==> branch delta: inputs <==
Design JAM, start of the top module:
module JAM (
input CLK,
input RST,
output reg [2:0] W,
output reg [2:0] J,
input [6:0] Cost,
output reg [3:0] MatchCount,
output reg [9:0] MinCost,
output reg Valid );
reg [2:0] n_state;
reg [2:0] c_state;
reg [2:0] max_index;
reg [2:0] max;
reg [2:0] sortlist [0:7];
reg directions [0:7];
reg sortable;
reg [2:0] list_index;
reg [9:0] cost_sum;
reg [9:0] cost_min;
parameter IDLE          = 3'd0,
          CAL_COST      = 3'd1,
          MIN_CONFIRM   = 3'd2,
          MOVE          = 3'd3,
          FIN           = 3'd4
;
always@(posedge CLK or posedge RST) begin
    if (RST) c_state <= IDLE;
    else c_state <= n_state;
end
always@(*) begin
    case(c_state)
        IDLE : n_state = CAL_COST;
        CAL_COST : n_state = (W == 3'd7) ? MIN_CONFIRM : c_state;
        MIN_CONFIRM : n_state = MOVE;
        MOVE : n_state = (sortable == 1'b0) ? FIN : CAL_COST;
        default : n_state = c_state;
    endcase
end
always @(posedge CLK or posedge RST) begin
    if(RST) list_index <= 3'd0;
    else if(n_state == CAL_COST) list_index <= list_index + 3'd1;
    else list_index <= 3'd0;
end
always @(posedge CLK or posedge RST) begin
    if(RST)begin
        sortlist[0] <= 3'd0;
        sortlist[1] <= 3'd1;
        sortlist[2] <= 3'd2;
        sortlist[3] <= 3'd3;
        sortlist[4] <= 3'd4;
        sortlist[5] <= 3'd5;
        sortlist[6] <= 3'd6;
        sortlist[7] <= 3'd7;
    end
    else if(c_state == MOVE && sortable == 1'b1)begin
        if(directions[sortlist[max_index]] == 1'b0)begin
            sortlist[max_index] <= sortlist[max_index-1];
            sortlist[max_index-1] <= sortlist[max_index];
        end
        else if(directions[sortlist[max_index]] == 1'b1)begin
            sortlist[max_index] <= sortlist[max_index+1];
            sortlist[max_index+1] <= sortlist[max_index];
        end
    end
end
always @(posedge CLK or posedge RST) begin
    if(RST)begin
        directions[0] <= 1'b0;
        directions[1] <= 1'b0;
        directions[2] <= 1'b0;
        directions[3] <= 1'b0;
        directions[4] <= 1'b0;
        directions[5] <= 1'b0;
        directions[6] <= 1'b0;
        directions[7] <= 1'b0;
    end
    else if(c_state == MOVE && sortable == 1'b1)begin
  ...
Settings: LEC_CHECK=0, ABC_AREA=0, CAP_MARGIN=20, CELL_PAD_IN_SITES_GLOBAL_PLACEMENT=2, CORE_ASPECT_RATIO=0.5, CORE_MARGIN=2, CORE_UTILIZATION=43, CTS_CLUSTER_DIAMETER=258, CTS_CLUSTER_SIZE=98, PLACE_DENSITY=0.85, SETUP_SLACK_MARGIN=2.66, SLEW_MARGIN=20; clock period 16.0 ns.
run.sh (not shown) runs the stock make flow with config.mk's settings and CLKGATE_MAP_FILE=.
==> inputs of branch ember, as changes to branch delta <==
Settings changed: ABC_AREA 0 to not set, CELL_PAD_IN_SITES_GLOBAL_PLACEMENT 2 to not set, CORE_ASPECT_RATIO 0.5 to not set, CORE_UTILIZATION 43 to 68, CTS_CLUSTER_DIAMETER 258 to not set, CTS_CLUSTER_SIZE 98 to not set, HOLD_SLACK_MARGIN set to -0.1, PLACE_DENSITY 0.85 to not set, SETUP_SLACK_MARGIN 2.66 to -0.82, TNS_END_PERCENT set to 5.
==> flow/constraint.sdc (replaced) <==
create_clock -name core_clock -period 11.7 [get_ports {CLK}]
set_input_delay 2.3400 -clock core_clock [delete_from_list [all_inputs] [get_ports {CLK}]]
set_output_delay 2.3400 -clock core_clock [all_outputs]
set_load 0.01 [all_outputs]
==> summary of the runs <==
Branch delta completed with no timing, DRC or antenna violations. Branch ember ended with an error in global routing. Between branch ember and branch delta, the lower die area is in branch ember (gap about 36%, measured against branch delta). In area after synthesis, branch ember and branch delta do not differ. In synthesized cell count, branch ember and branch delta do not differ.

========
==> lagoon <==
JAM again, from the RTL that the note above started with.
// JAM
module JAM (
input CLK,
input RST,
output reg [2:0] W,
output reg [2:0] J,
input [6:0] Cost,
output reg [3:0] MatchCount,
output reg [9:0] MinCost,
output reg Valid );
export LEC_CHECK = 0
export ABC_AREA = 1
export CAP_MARGIN = 20
export CELL_PAD_IN_SITES_DETAIL_PLACEMENT = 0
export CORE_ASPECT_RATIO = 0.81
export CORE_MARGIN = 2
export CORE_UTILIZATION = 57
export CTS_CLUSTER_DIAMETER = 95
export SETUP_SLACK_MARGIN = -0.45
export SLEW_MARGIN = 5
export TNS_END_PERCENT = 80
create_clock -name core_clock -period 8.59 [get_ports {CLK}]
==> inputs of harbor, as changes to lagoon <==
- CORE_UTILIZATION: 57 -> 68
- SETUP_SLACK_MARGIN: -0.45 -> 0.32
==> flow/constraint.sdc (replaced) <==
create_clock -name core_clock -period 17.4 [get_ports {CLK}]
set_input_delay 3.4800 -clock core_clock [delete_from_list [all_inputs] [get_ports {CLK}]]
set_output_delay 3.4800 -clock core_clock [all_outputs]
set_load 0.01 [all_outputs]
==> notes <==
Between harbor and lagoon, the lower routed wire length is in harbor (gap about 25%, measured against lagoon). Of harbor and lagoon, lagoon has the higher non-clock buffer count (gap 241). Global-route usage: lagoon is higher than harbor (0.47 points). Against lagoon, the die size of harbor is smaller by about 16%. In lagoon the sequential share of layout area is lower than in harbor, by 5.0 points. harbor completed with no timing, DRC or antenna violations. lagoon completed and failed the layout checks on negative setup slack.

========
==> 06-05: inputs <==
==> flow/design.v <==
module JAM (
input CLK,
input RST,
output reg [2:0] W,
output reg [2:0] J,
input [6:0] Cost,
output reg [3:0] MatchCount,
output reg [9:0] MinCost,
output reg Valid );
reg [2:0] n_state;
reg [2:0] c_state;
reg [2:0] max_index;
reg [2:0] max;
reg [2:0] sortlist [0:7];
reg directions [0:7];
reg sortable;
reg [2:0] list_index;
reg [9:0] cost_sum;
reg [9:0] cost_min;
parameter IDLE          = 3'd0,
          CAL_COST      = 3'd1,
          MIN_CONFIRM   = 3'd2,
          MOVE          = 3'd3,
          FIN           = 3'd4
;
always@(posedge CLK or posedge RST) begin
    if (RST) c_state <= IDLE;
    else c_state <= n_state;
end
always@(*) begin
    case(c_state)
        IDLE : n_state = CAL_COST;
        CAL_COST : n_state = (W == 3'd7) ? MIN_CONFIRM : c_state;
        MIN_CONFIRM : n_state = MOVE;
        MOVE : n_state = (sortable == 1'b0) ? FIN : CAL_COST;
        default : n_state = c_state;
    endcase
end
always @(posedge CLK or posedge RST) begin
    if(RST) list_index <= 3'd0;
    else if(n_state == CAL_COST) list_index <= list_index + 3'd1;
    else list_index <= 3'd0;
end
always @(posedge CLK or posedge RST) begin
    if(RST)begin
        sortlist[0] <= 3'd0;
        sortlist[1] <= 3'd1;
        sortlist[2] <= 3'd2;
        sortlist[3] <= 3'd3;
        sortlist[4] <= 3'd4;
        sortlist[5] <= 3'd5;
        sortlist[6] <= 3'd6;
        sortlist[7] <= 3'd7;
    end
    else if(c_state == MOVE && sortable == 1'b1)begin
        if(directions[sortlist[max_index]] == 1'b0)begin
            sortlist[max_index] <= sortlist[max_index-1];
            sortlist[max_index-1] <= sortlist[max_index];
        end
        else if(directions[sortlist[max_index]] == 1'b1)begin
            sortlist[max_index] <= sortlist[max_index+1];
            sortlist[max_index+1] <= sortlist[max_index];
        end
    end
end
always @(posedge CLK or posedge RST) begin
    if(RST)begin
        directions[0] <= 1'b0;
        directions[1] <= 1'b0;
        directions[2] <= 1'b0;
        directions[3] <= 1'b0;
        directions[4] <= 1'b0;
        directions[5] <= 1'b0;
        directions[6] <= 1'b0;
        directions[7] <= 1'b0;
    end
    else if(c_state == MOVE && sortable == 1'b1)begin
        directions[sortlist[0]] <= (sortlist[max_index] < sortlist[0]) ? ~directions[sortlist[0]] : directions[sortlist[0]];
        directions[sortlist[1]] <= (sortlist[max_index] < sortlist[1]) ? ~directions[sortlist[1]] : directions[sortlist[1]];
        directions[sortlist[2]] <= (sortlist[max_index] < sortlist[2]) ? ~directions[sortlist[2]] : directions[sortlist[2]];
        directions[sortlist[3]] <= (sortlist[max_index] < sortlist[3]) ? ~directions[sortlist[3]] : directions[sortlist[3]];
        directions[sortlist[4]] <= (sortlist[max_index] < sortlist[4]) ? ~directions[sortlist[4]] : directions[sortlist[4]];
        directions[sortlist[5]] <= (sortlist[max_index] < sortlist[5]) ? ~directions[sortlist[5]] : directions[sortlist[5]];
        directions[sortlist[6]] <= (sortlist[max_index] < sortlist[6]) ? ~directions[sortlist[6]] : directions[sortlist[6]];
        directions[sortlist[7]] <= (sortlist[max_index] < sortlist[7]) ? ~directions[sortlist[7]] : directions[sortlist[7]];
    end
end
always @(*) begin
    begin
        max_index = 3'd0;
        max = 3'd0;
        if(max < sortlist[0] && (directions[sortlist[0]] == 1'b1 && sortlist[0] > sortlist[1]))begin
            max = sortlist[0];
            max_index = 3'd0;
        end
        if(max < sortlist[1] &&((directions[sortlist[1]] == 1'b0 && sortlist[1] > sortlist[0])||(directions[sortlist[1]] == 1'b1 && sortlist[1] > sortlist[2])))begin
            max = sortlist[1];
            max_index = 3'd1;
        end
        if(max < sortlist[2] &&((directions[sortlist[2]] == 1'b0 && sortlist[2] > sortlist[1])||(directions[sortlist[2]] == 1'b1 && sortlist[2] > sortlist[3])))begin
            max = sortlist[2];
            max_index = 3'd2;
        end
        if(max < sortlist[3] &&((directions[sortlist[3]] == 1'b0 && sortlist[3] > sortlist[2])||(directions[sortlist[3]] == 1'b1 && sortlist[3] > sortlist[4])))begin
            max = sortlist[3];
            max_index = 3'd3;
        end
        if(max < sortlist[4] &&((directions[sortlist[4]] == 1'b0 && sortlist[4] > sortlist[3])||(directions[sortlist[4]] == 1'b1 && sortlist[4] > sortlist[5])))begin
            max = sortlist[4];
            max_index = 3'd4;
        end
        if(max < sortlist[5] &&((directions[sortlist[5]] == 1'b0 && sortlist[5] > sortlist[4])||(directions[sortlist[5]] == 1'b1 && sortlist[5] > sortlist[6])))begin
            max = sortlist[5];
            max_index = 3'd5;
        end
        if(max < sortlist[6] &&((directions[sortlist[6]] == 1'b0 && sortlist[6] > sortlist[5])||(directions[sortlist[6]] == 1'b1 && sortlist[6] > sortlist[7])))begin
            max = sortlist[6];
            max_index = 3'd6;
        end
        if(max < sortlist[7] &&((directions[sortlist[7]] == 1'b0 && sortlist[7] > sortlist[6])))begin
            max = sortlist[7];
            max_index = 3'd7;
        end
    end
end
always @(*) begin
    sortable = 1'b0;
    sortable = ( directions[sortlist[0]] == 1'b1 && sortlist[0] > sortlist[1]) ? 1'b1 : sortable;
    sortable = ((directions[sortlist[1]] == 1'b0 && sortlist[1] > sortlist[0])||(directions[sortlist[1]] == 1'b1 && sortlist[1] > sortlist[2])) ? 1'b1 : sortable;
    sortable = ((directions[sortlist[2]] == 1'b0 && sortlist[2] > sortlist[1])||(directions[sortlist[2]] == 1'b1 && sortlist[2] > sortlist[3])) ? 1'b1 : sortable;
    sortable = ((directions[sortlist[3]] == 1'b0 && sortlist[3] > sortlist[2])||(directions[sortlist[3]] == 1'b1 && sortlist[3] > sortlist[4])) ? 1'b1 : sortable;
    sortable = ((directions[sortlist[4]] == 1'b0 && sortlist[4] > sortlist[3])||(directions[sortlist[4]] == 1'b1 && sortlist[4] > sortlist[5])) ? 1'b1 : sortable;
    sortable = ((directions[sortlist[5]] == 1'b0 && sortlist[5] > sortlist[4])||(directions[sortlist[5]] == 1'b1 && sortlist[5] > sortlist[6])) ? 1'b1 : sortable;
    sortable = ((directions[sortlist[6]] == 1'b0 && sortlist[6] > sortlist[5])||(directions[sortlist[6]] == 1'b1 && sortlist[6] > sortlist[7])) ? 1'b1 : sortable;
    sortable = ( directions[sortlist[7]] == 1'b0 && sortlist[7] > sortlist[6]) ? 1'b1 : sortable;
end
always @(posedge CLK or posedge RST) begin
    if(RST) W <= 3'd0;
    else if(c_state == CAL_COST) W <= list_index;
end
always @(*) begin
    J = sortlist[W];
end
always @(posedge CLK or posedge RST) begin
    if(RST) cost_sum <= 10'd0;
    else if(c_state == CAL_COST) cost_sum <= cost_sum + Cost;
    else cost_sum <= 10'd0;
end
always @(posedge CLK or posedge RST) begin
    if(RST) cost_min <= 10'd1023;
    else if(c_state == MIN_CONFIRM) cost_min <= (cost_min > cost_sum) ? cost_sum : cost_min;
end
always @(posedge CLK or posedge RST) begin
    if(RST) MinCost <= 10'd0;
    else if(c_state == FIN) MinCost <= cost_min;
end
always @(posedge CLK or posedge RST) begin
    if(RST) MatchCount <= 4'd0;
    else if(c_state == MIN_CONFIRM)begin
        if(cost_min > cost_sum) MatchCount <= 4'd1;
        else if(cost_min == cost_sum) MatchCount <= MatchCount + 4'd1;
    end
end
always @(posedge CLK or posedge RST) begin
    if(RST) Valid <= 1'b0;
    else if(c_state == FIN) Valid <= 1'b1;
end
endmodule
==> flow/run.sh <==
#!/bin/bash
# the make line also repeats each setting of config.mk as NAME=value (left out here)
make -C /OpenROAD-flow-scripts/flow DESIGN_CONFIG=/design/flow/config.mk WORK_HOME=/design/flow/orfs CLKGATE_MAP_FILE= finish
==> flow/config.mk <==
export PLATFORM = sky130hd
export DESIGN_NAME = JAM
export DESIGN_NICKNAME = JAM
export VERILOG_FILES = /design/flow/design.v
export SDC_FILE = /design/flow/constraint.sdc
export NUM_CORES = 4
export LEC_CHECK = 0
export ABC_AREA = 0
export CAP_MARGIN = 20
export CELL_PAD_IN_SITES_DETAIL_PLACEMENT = 0
export CORE_ASPECT_RATIO = 0.81
export CORE_MARGIN = 9
export CORE_UTILIZATION = 17
export CTS_CLUSTER_DIAMETER = 328
export CTS_CLUSTER_SIZE = 95
export GPL_ROUTABILITY_DRIVEN = 1
export HOLD_SLACK_MARGIN = 0.05
export MIN_ROUTING_LAYER = met2
export PLACE_DENSITY_LB_ADDON = 0.25
export SETUP_SLACK_MARGIN = 1.93
export SLEW_MARGIN = 5
export TNS_END_PERCENT = 80
==> flow/constraint.sdc <==
create_clock -name core_clock -period 12.4 [get_ports {CLK}]
set_input_delay 2.4800 -clock core_clock [delete_from_list [all_inputs] [get_ports {CLK}]]
set_output_delay 2.4800 -clock core_clock [all_outputs]
set_load 0.01 [all_outputs]
==> inputs of 11-16, as changes to 06-05 <==
ABC_AREA = 1   (was 0)
CELL_PAD_IN_SITES_DETAIL_PLACEMENT = 2   (was 0)
CORE_UTILIZATION = 25   (was 17)
CTS_CLUSTER_DIAMETER = 249   (was 328)
CTS_CLUSTER_SIZE = 96   (was 95)
GPL_ROUTABILITY_DRIVEN = not set   (was 1)
HOLD_SLACK_MARGIN = not set   (was 0.05)
MIN_ROUTING_LAYER = not set   (was met2)
PLACE_DENSITY_LB_ADDON = 0.05   (was 0.25)
SETUP_SLACK_MARGIN = 0.32   (was 1.93)
==> inputs of 02-07, as changes to 06-05 <==
ABC_AREA = 1   (was 0)
CORE_ASPECT_RATIO = 1.09   (was 0.81)
CORE_MARGIN = 2   (was 9)
CORE_UTILIZATION = 72   (was 17)
CTS_CLUSTER_DIAMETER = 79   (was 328)
CTS_CLUSTER_SIZE = not set   (was 95)
GPL_ROUTABILITY_DRIVEN = not set   (was 1)
HOLD_SLACK_MARGIN = not set   (was 0.05)
MIN_ROUTING_LAYER = not set   (was met2)
PLACE_DENSITY = 0.66   (was not set)
PLACE_DENSITY_LB_ADDON = not set   (was 0.25)
SETUP_SLACK_MARGIN = -0.99   (was 1.93)
==> flow/constraint.sdc (replaced) <==
create_clock -name core_clock -period 15.3 [get_ports {CLK}]
set_input_delay 3.0600 -clock core_clock [delete_from_list [all_inputs] [get_ports {CLK}]]
set_output_delay 3.0600 -clock core_clock [all_outputs]
set_load 0.01 [all_outputs]
==> results <==
- Clock skew, lowest first: 02-07, 11-16, 06-05.
- 06-05 completed, yet does not pass: negative setup slack. 02-07 completed with no timing, DRC or antenna violations. 11-16 went through all stages and came out clean.
- Maximum frequency: 06-05 is lower than 11-16 (15%).
- Final cell count, lowest first: 02-07, 11-16, 06-05.
- Of 11-16 and 02-07, 11-16 has the higher non-clock buffer count (gap 31).
- First-iteration DRC count: 11-16 < 02-07 < 06-05.
- In synthesized cell count, 02-07 and 11-16 do not differ.
- The lowest total power belongs to 02-07, the highest to 06-05.
Power figures rest on the tool's default switching activity, not on a simulated workload.
